==> flow/design.v (excerpt) <==
module total_fir(total_out, x_in, clk);
	input clk;
	input signed[7:0]x_in;
	output signed[15:0]total_out;
	wire signed[7:0]c0 = 8'b0_0010001;
	wire signed[7:0]c1 = 8'b1_1010111;
	wire signed[7:0]c2 = 8'b0_0011000;
	wire signed[7:0]c3 = 8'b1_1000110;
	wire signed[7:0]c4 = 8'b1_0001100;
	wire signed[7:0]c5 = 8'b0_1010110;
	wire signed[7:0]c6 = 8'b1_0011010;
	wire signed[7:0]c7 = 8'b0_0111010;
	wire signed[7:0]c8 = 8'b1_1110000;
	wire signed[7:0]c9 = 8'b0_1111111;
	wire signed[7:0]c10 = 8'b0_0001111;
	wire signed[7:0]c11 = 8'b1_1110111;
	wire signed[7:0]c12 = 8'b1_1101011;
	wire signed[7:0]c13 = 8'b1_0110110;
	wire signed[7:0]c14 = 8'b1_0111100;
	wire signed[7:0]c15 = 8'b1_1010000;
	wire signed[7:0]in_a;
	wire signed[7:0]d1_eigh_out, d2_eigh_out, d3_eigh_out, d4_eigh_out, d5_eigh_out, d6_eigh_out,
					d7_eigh_out, d8_eigh_out, d9_eigh_out, d10_eigh_out, d11_eigh_out, d12_eigh_out,
					d13_eigh_out, d14_eigh_out, d15_eigh_out, d16_eigh_out;
	wire signed[13:0]m1_out, m2_out, m3_out, m4_out, m5_out, m6_out, m7_out, m8_out, m9_out, m10_out,
  ...
Size: roughly 400 flip-flops, ~25 I/O pins.
==> flow/config.mk <==
export PLATFORM = sky130hd
export DESIGN_NAME = total_fir
export DESIGN_NICKNAME = total_fir
export VERILOG_FILES = /design/flow/design.v
export SDC_FILE = /design/flow/constraint.sdc
export NUM_CORES = 4
export LEC_CHECK = 0
export CAP_MARGIN = 0
export CORE_MARGIN = 2
export CORE_UTILIZATION = 72
export CTS_CLUSTER_DIAMETER = 40
export PLACE_DENSITY = 0.67
export SETUP_SLACK_MARGIN = 0.97
export SLEW_MARGIN = 20
==> flow/constraint.sdc <==
create_clock -name core_clock -period 3.62 [get_ports {clk}]
set_input_delay 0.7240 -clock core_clock [delete_from_list [all_inputs] [get_ports {clk}]]
set_output_delay 0.7240 -clock core_clock [all_outputs]
set_load 0.01 [all_outputs]
run.sh (not shown) runs the stock make flow with config.mk's settings and CLKGATE_MAP_FILE=.
The first run never finished: it broke off in 5_1_grt.
Change:
==> flow/config.mk (replaced) <==
export PLATFORM = sky130hd
export DESIGN_NAME = total_fir
export DESIGN_NICKNAME = total_fir
export VERILOG_FILES = /design/flow/design.v
export SDC_FILE = /design/flow/constraint.sdc
export NUM_CORES = 4
export LEC_CHECK = 0
export CAP_MARGIN = 20
export CORE_ASPECT_RATIO = 0.87
export CORE_MARGIN = 2
export CORE_UTILIZATION = 72
export PLACE_DENSITY = 0.65
export SETUP_SLACK_MARGIN = 0.88
export SLEW_MARGIN = 20
export TNS_END_PERCENT = 5
==> flow/constraint.sdc (replaced) <==
create_clock -name core_clock -period 3.75 [get_ports {clk}]
set_input_delay 0.7500 -clock core_clock [delete_from_list [all_inputs] [get_ports {clk}]]
set_output_delay 0.7500 -clock core_clock [all_outputs]
set_load 0.01 [all_outputs]
Effect:
- The new run finished with negative setup slack left
- die area stays flat
- area after synthesis does not change
- synthesized cell count does not change
Change:
--- a/flow/config.mk
+++ b/flow/config.mk
@@ -7,5 +7,4 @@
 export LEC_CHECK = 0
 export CAP_MARGIN = 20
-export CORE_ASPECT_RATIO = 0.87
 export CORE_MARGIN = 2
 export CORE_UTILIZATION = 72
@@ -13,3 +12,2 @@
 export SETUP_SLACK_MARGIN = 0.88
 export SLEW_MARGIN = 20
-export TNS_END_PERCENT = 5
After rerunning:
- The new run completed, yet does not pass: negative setup slack
- global-route usage fell by 2.6 points
- cell area rose by a few percent
- sequential cell count does not change
Change:
--- a/flow/config.mk
+++ b/flow/config.mk
@@ -6,8 +6,8 @@
 export NUM_CORES = 4
 export LEC_CHECK = 0
+export ABC_AREA = 1
 export CAP_MARGIN = 20
 export CORE_MARGIN = 2
-export CORE_UTILIZATION = 72
-export PLACE_DENSITY = 0.65
-export SETUP_SLACK_MARGIN = 0.88
+export CORE_UTILIZATION = 69
+export CTS_CLUSTER_DIAMETER = 298
 export SLEW_MARGIN = 20
==> flow/constraint.sdc (replaced) <==
create_clock -name core_clock -period 2.88 [get_ports {clk}]
set_input_delay 0.5760 -clock core_clock [delete_from_list [all_inputs] [get_ports {clk}]]
set_output_delay 0.5760 -clock core_clock [all_outputs]
set_load 0.01 [all_outputs]
What happened: The new run aborted during 5_1_grt. Area after synthesis grows by 5.0%. Die size increases by 9.3%. Synthesized cell count rises by 21%.
